## arbiter_puf
module arbiter_puf #(parameter challenge_size = 8, response_width = 24)
					(input logic [challenge_size-1 : 0] challenge,
					input logic clk, reset,
					output logic [response_width-1 : 0] response);
Size: about 14000 cells after synthesis, roughly 3800 flip-flops, about 34 I/O pins, ~190000 um^2 of cells after synthesis.
clock: 6.32 ns
lec_check: 0
cap_margin: 35
cell_pad_in_sites_detail_placement: 0
cell_pad_in_sites_global_placement: 3
core_margin: 5
core_utilization: 46
cts_cluster_size: 20
gpl_routability_driven: 0
gpl_timing_driven: 1
hold_slack_margin: 0.06
max_routing_layer: met4
min_routing_layer: met2
place_density: 0.73
slew_margin: 35
run.sh (not shown) runs the stock make flow with config.mk's settings and CLKGATE_MAP_FILE=.
The starting point went through all stages and came out clean.
==> next run, changes <==
Settings changed: CELL_PAD_IN_SITES_GLOBAL_PLACEMENT 3 to 0, CORE_UTILIZATION 46 to 72, CTS_CLUSTER_SIZE 20 to 70, GPL_ROUTABILITY_DRIVEN 0 to unset, HOLD_SLACK_MARGIN 0.06 to unset, MAX_ROUTING_LAYER met4 to met5, MIN_ROUTING_LAYER met2 to met1, PLACE_DENSITY 0.73 to unset, SETUP_SLACK_MARGIN set to 0.67, SLEW_MARGIN 35 to 20.
Clock period 6.32 ns to 2.26 ns, I/O delays scaled along.
The changed run completed without violations.
Routed wire length goes down by 7.9%.
Cell area shrinks by 1.3%.
Sequential power went up to 2.8 times its value.
Synthesized cell count stays the same.
Clock power rises to 2.5 times its value.
Core utilization goes up by 28 points.
==> next run, changes <==
Settings changed: ABC_AREA set to 0, CORE_MARGIN 5 to 2, CTS_CLUSTER_SIZE 70 to 58, SETUP_SLACK_MARGIN 0.67 to -0.08.
Clock period 2.26 ns to 5.07 ns, I/O delays scaled along.
Result:
- sequential cell count is unchanged
- worst setup slack is better by 1.6 ns
- synthesized area is unchanged
- wire length came out lower by 0.66%
- final area hardly moves
- clock-buffer cell count came out lower by 13
- clock power came out lower by 54%
- cell count came out lower by 0.41%
- register-to-register slack is better by 2.1 ns
- non-clock buffer count came out lower by 77

* * *

arbiter_puf again, from the RTL that the note above started with.
clock: 2.58 ns
lec_check: 0
cap_margin: 20
core_margin: 2
core_utilization: 72
place_density_lb_addon: 0.0
setup_slack_margin: 0.74
slew_margin: 20
The starting point produced a clean layout.
Next try:
CTS_CLUSTER_SIZE = 57   (was unset)
SETUP_SLACK_MARGIN = 0.62   (was 0.74)
clock period = 2.15 ns   (was 2.58 ns; I/O delays follow)
Sequential power went up by about a fifth.
First-iteration DRC count went down by a few percent.
Count of clock-buffer cells in the layout went up by 5.
Via count went up slightly.
Routed wire length went up by a few percent.
Synthesized area does not change.
Sequential share of layout area went down by 0.31 points.
Synthesized cell count is unchanged.
Next try:
CTS_CLUSTER_DIAMETER = 359   (was unset)
CTS_CLUSTER_SIZE = 19   (was 57)
Outcome: The changed run finished with timing, DRC and antenna clean; design area fell by a few percent; core utilization fell by 2.9 points; clock-buffer cell count fell by 331; global-route usage fell by 0.82 points; synthesized area is unchanged; register-to-register slack improved by 0.07 ns.
Next try:
CELL_PAD_IN_SITES_DETAIL_PLACEMENT = 0   (was unset)
CELL_PAD_IN_SITES_GLOBAL_PLACEMENT = 0   (was unset)
CTS_CLUSTER_DIAMETER = unset   (was 359)
CTS_CLUSTER_SIZE = 70   (was 19)
GPL_TIMING_DRIVEN = 1   (was unset)
HOLD_SLACK_MARGIN = 0.29   (was unset)
MAX_ROUTING_LAYER = met5   (was unset)
MIN_ROUTING_LAYER = met1   (was unset)
SETUP_SLACK_MARGIN = 0.55   (was 0.62)
Global-route usage climbs by 0.66 points.
Register-to-register slack is worse by 0.05 ns.
Sequential power barely changes.
Design area climbs by 3.6%.
Cell count climbs by 2.5%.
Synthesized area stays the same.
Power climbs by 24%.

* * *

== run 1 ==
Starting RTL as in the previous note.
export LEC_CHECK = 0
export ABC_AREA = 1
export CAP_MARGIN = 40
export CORE_MARGIN = 2
export CORE_UTILIZATION = 72
export CTS_CLUSTER_DIAMETER = 227
export CTS_CLUSTER_SIZE = 15
export GPL_ROUTABILITY_DRIVEN = 0
export HOLD_SLACK_MARGIN = 0.29
export PLACE_DENSITY_LB_ADDON = 0.01
export SETUP_SLACK_MARGIN = 0.57
export SLEW_MARGIN = 10
create_clock -name core_clock -period 2.15 [get_ports {clk}]
Input changes introduced in run 2 (baseline for comparison: run 1):
-- flow/config.mk --
<<< run 1, line 9
export CAP_MARGIN = 40
>>> run 2, line 9
export CAP_MARGIN = 0
<<< run 1, line 12
export CTS_CLUSTER_DIAMETER = 227
>>> run 2, line 12
export CTS_CLUSTER_DIAMETER = 362
<<< run 1, line 18
export SLEW_MARGIN = 10
>>> run 2, line 18
export SLEW_MARGIN = 40
==> comparison <==
Power: run 2 vs run 1 identical. From run 1 to run 2, area of the synthesized netlist per yosys stat did not move at all. The setup slack on run 1 is in line with that on run 2.
> inputs changed (run 2 -> run 3)
-- flow/config.mk --
<<< run 2, line 9
export CAP_MARGIN = 0
>>> run 3, line 9
export CAP_MARGIN = 20
<<< run 2, line 12
export CTS_CLUSTER_DIAMETER = 362
export CTS_CLUSTER_SIZE = 15
export GPL_ROUTABILITY_DRIVEN = 0
export HOLD_SLACK_MARGIN = 0.29
export PLACE_DENSITY_LB_ADDON = 0.01
export SETUP_SLACK_MARGIN = 0.57
export SLEW_MARGIN = 40
>>> run 3, line 12
export CTS_CLUSTER_DIAMETER = 227
export SLEW_MARGIN = 20
Results
- In summary, run 3 completed successfully, with a layout that passed the timing, DRC and antenna checks.
- Run 3 and run 2 ended up with roughly the same area occupied by registers.
- From run 2 to run 3 the numbers moved as follows: total routing usage reported by global routing grew by 0.87 points; clock buffer count in the final layout grew by 76%.
For run 4, these inputs were changed with respect to run 3:
-- flow/config.mk --
<<< run 3, line 13
export SLEW_MARGIN = 20
>>> run 4, line 13
export CTS_CLUSTER_SIZE = 15
export GPL_ROUTABILITY_DRIVEN = 0
export HOLD_SLACK_MARGIN = 0.29
export PLACE_DENSITY_LB_ADDON = 0.01
export SETUP_SLACK_MARGIN = 0.63
export SLEW_MARGIN = 40
Findings:
Run 4 | stages: all done | timing, DRC, antenna: all pass
| global-route met2 utilization | lower: run 3 |
Run 3 has a higher core utilization of the finished layout than run 4.
Tightest slew margin relative to the limit in run 4 is 3.8 points above run 3.
Wire length down 7.4 mm in run 4 wrt run 3
Relative to run 3, mean routed wirelength per cell decreased by 0.68% in run 4.
Leakage dissipation went down by a few percent going from run 3 to run 4.
Min number of global-route vias before repair across run 3 and run 4: run 4
Diff run 3 -> run 4 | count of plain and timing-repair buffers | up by more than a quarter
Final area (run 4 vs. run 3) decreases slightly
On number of placed instances, taps included, run 3 and run 4 are neck and neck.
Critical path data arrival time in run 4 vs run 3: down 180 ps
diff inputs: run 4 => run 5
-- flow/config.mk --
<<< run 4, line 13
export CTS_CLUSTER_SIZE = 15
>>> run 5, line 13
<<< run 4, line 15
export HOLD_SLACK_MARGIN = 0.29
>>> run 5, line 14
<<< run 4, line 18
export SLEW_MARGIN = 40
>>> run 5, line 16
export SLEW_MARGIN = 20
Run 5 closes out successfully: all stages finished, all timing, DRC and antenna checks passed.
Run 5 against run 4: portion of total power attributed to combinational logic lower, sequential share of layout area lower, share of total power in the clock network higher.
Between run 5 and run 4, via count is lower for run 4, run 5 comes in above that.
On wire length, run 5 does worse than run 4.
The setup slack of run 5 is smaller than that of run 4.
On effective utilization at floorplan, run 5 and run 4 are basically level.
Compared with run 4, in run 5 number of filler instances in the final layout now sits lower, share of the cycle needed by the critical path after routing saw an increase, switching part of the total power down 0.26 points, area added between synthesis and finish +2.7 points.

* * *

arbiter_puf again, from the RTL that the note above started with.
## arbiter_puf
module arbiter_puf #(parameter challenge_size = 8, response_width = 24)
					(input logic [challenge_size-1 : 0] challenge,
					input logic clk, reset,
					output logic [response_width-1 : 0] response);
Settings: LEC_CHECK=0, ABC_AREA=1, CAP_MARGIN=20, CELL_PAD_IN_SITES_DETAIL_PLACEMENT=1, CELL_PAD_IN_SITES_GLOBAL_PLACEMENT=1, CORE_MARGIN=6, CORE_UTILIZATION=59, CTS_CLUSTER_DIAMETER=27, CTS_CLUSTER_SIZE=81, GPL_ROUTABILITY_DRIVEN=0, GPL_TIMING_DRIVEN=0, SLEW_MARGIN=0, TNS_END_PERCENT=30; clock period 8.0 ns.
Change:
CORE_UTILIZATION = 20   (was 59)
CTS_CLUSTER_SIZE = 44   (was 81)
Outcome: Cell area is higher by 6.0%. Die size is higher to 2.9 times its value. Synthesized area is unchanged. Hold slack loses 0.0079 ns.
Change:
ABC_AREA = unset   (was 1)
CELL_PAD_IN_SITES_DETAIL_PLACEMENT = unset   (was 1)
CELL_PAD_IN_SITES_GLOBAL_PLACEMENT = unset   (was 1)
CORE_MARGIN = 2   (was 6)
CORE_UTILIZATION = 68   (was 20)
CTS_CLUSTER_DIAMETER = unset   (was 27)
CTS_CLUSTER_SIZE = unset   (was 44)
GPL_ROUTABILITY_DRIVEN = unset   (was 0)
GPL_TIMING_DRIVEN = unset   (was 0)
SLEW_MARGIN = 20   (was 0)
TNS_END_PERCENT = unset   (was 30)
clock period = 8.86 ns   (was 8.0 ns; I/O delays follow)
Non-clock buffer count fell by 432; synthesized area hardly moves; clock power decreases by 62%; worst setup slack gets better by 1.7 ns; clock-buffer cell count is lower by 919; via count came out lower by about 9%; power drops by 46%; die size drops by about 70%; synthesized cell count drops by about 2.2%.
Change:
CORE_UTILIZATION = 57   (was 68)
clock period = 3.76 ns   (was 8.86 ns; I/O delays follow)
- synthesized area is unchanged
- clock skew drops by 0.0031 ns
- first-iteration DRC count drops by 14%
- count of clock-buffer cells in the layout climbs by 37
- core utilization drops by 11 points
- register-to-register slack gets worse by 4.7 ns
- worst setup slack gets worse by 4.2 ns
- die area climbs by 19%
- critical path depth does not change

* * *

Starting RTL as in the previous note.
make LEC_CHECK=0 CAP_MARGIN=35 CELL_PAD_IN_SITES_DETAIL_PLACEMENT=0 CELL_PAD_IN_SITES_GLOBAL_PLACEMENT=3 CORE_MARGIN=5 CORE_UTILIZATION=46 CTS_CLUSTER_SIZE=20 GPL_ROUTABILITY_DRIVEN=0 GPL_TIMING_DRIVEN=1 HOLD_SLACK_MARGIN=0.06 MAX_ROUTING_LAYER=met4 MIN_ROUTING_LAYER=met1 PLACE_DENSITY=0.73 SLEW_MARGIN=10 finish   # period 6.32 ns
Change:
==> flow/config.mk (replaced) <==
export PLATFORM = sky130hd
export DESIGN_NAME = arbiter_puf
export DESIGN_NICKNAME = arbiter_puf
export VERILOG_FILES = /design/flow/design.v
export SDC_FILE = /design/flow/constraint.sdc
export NUM_CORES = 4
export LEC_CHECK = 0
export ABC_AREA = 1
export CAP_MARGIN = 35
export CELL_PAD_IN_SITES_DETAIL_PLACEMENT = 0
export CELL_PAD_IN_SITES_GLOBAL_PLACEMENT = 0
export CORE_MARGIN = 5
export CORE_UTILIZATION = 72
export CTS_CLUSTER_SIZE = 58
export GPL_TIMING_DRIVEN = 1
export MAX_ROUTING_LAYER = met5
export MIN_ROUTING_LAYER = met1
export SLEW_MARGIN = 20
==> flow/constraint.sdc (replaced) <==
create_clock -name core_clock -period 5.07 [get_ports {clk}]
set_input_delay 1.0140 -clock core_clock [delete_from_list [all_inputs] [get_ports {clk}]]
set_output_delay 1.0140 -clock core_clock [all_outputs]
set_load 0.01 [all_outputs]
Effect: The new run finished clean. Clock-buffer cell count came out lower by 74. Worst hold slack gets worse by 21 ps. Setup slack gets worse by 1200 ps. Sequential share of layout area came out higher by 0.81 points. Via count came out higher by 3.5%. Synthesized area is about the same. Wire length came out lower by 3.8%. Design area came out lower by 1.7%. Die area came out lower by 35%. Core utilization came out higher by 28 points.
Change:
==> flow/config.mk (replaced) <==
export PLATFORM = sky130hd
export DESIGN_NAME = arbiter_puf
export DESIGN_NICKNAME = arbiter_puf
export VERILOG_FILES = /design/flow/design.v
export SDC_FILE = /design/flow/constraint.sdc
export NUM_CORES = 4
export LEC_CHECK = 0
export CAP_MARGIN = 35
export CELL_PAD_IN_SITES_DETAIL_PLACEMENT = 0
export CELL_PAD_IN_SITES_GLOBAL_PLACEMENT = 1
export CORE_MARGIN = 5
export CORE_UTILIZATION = 64
export CTS_CLUSTER_SIZE = 70
export GPL_TIMING_DRIVEN = 1
export MAX_ROUTING_LAYER = met5
export MIN_ROUTING_LAYER = met1
export SETUP_SLACK_MARGIN = 0.67
export SLEW_MARGIN = 20
==> flow/constraint.sdc (replaced) <==
create_clock -name core_clock -period 2.74 [get_ports {clk}]
set_input_delay 0.5480 -clock core_clock [delete_from_list [all_inputs] [get_ports {clk}]]
set_output_delay 0.5480 -clock core_clock [all_outputs]
set_load 0.01 [all_outputs]
Count of clock-buffer cells in the layout came out lower by 6. Cell count rose by 1.2%. Setup slack gets worse by 1200 ps.
Change:
==> flow/config.mk (replaced) <==
export PLATFORM = sky130hd
export DESIGN_NAME = arbiter_puf
export DESIGN_NICKNAME = arbiter_puf
export VERILOG_FILES = /design/flow/design.v
export SDC_FILE = /design/flow/constraint.sdc
export NUM_CORES = 4
export LEC_CHECK = 0
export CAP_MARGIN = 30
export CELL_PAD_IN_SITES_DETAIL_PLACEMENT = 0
export CELL_PAD_IN_SITES_GLOBAL_PLACEMENT = 0
export CORE_MARGIN = 2
export CORE_UTILIZATION = 72
export CTS_CLUSTER_SIZE = 70
export GPL_TIMING_DRIVEN = 1
export MAX_ROUTING_LAYER = met5
export MIN_ROUTING_LAYER = met1
export PLACE_DENSITY_LB_ADDON = 0.0
export SETUP_SLACK_MARGIN = 0.55
export SLEW_MARGIN = 40
==> flow/constraint.sdc (replaced) <==
create_clock -name core_clock -period 2.15 [get_ports {clk}]
set_input_delay 0.4300 -clock core_clock [delete_from_list [all_inputs] [get_ports {clk}]]
set_output_delay 0.4300 -clock core_clock [all_outputs]
set_load 0.01 [all_outputs]
After rerunning:
- The new run produced a clean layout
- wire length climbs by a few percent
- clock skew decreases by 8.6 ps
- power increases by a quarter to a third
- non-clock buffer count went up by 91
- count of clock-buffer cells in the layout went down by 12
- worst hold slack loses 130 ps
- synthesized cell count stays the same
- via count is higher slightly
Power is estimated from default activity; no workload was simulated.
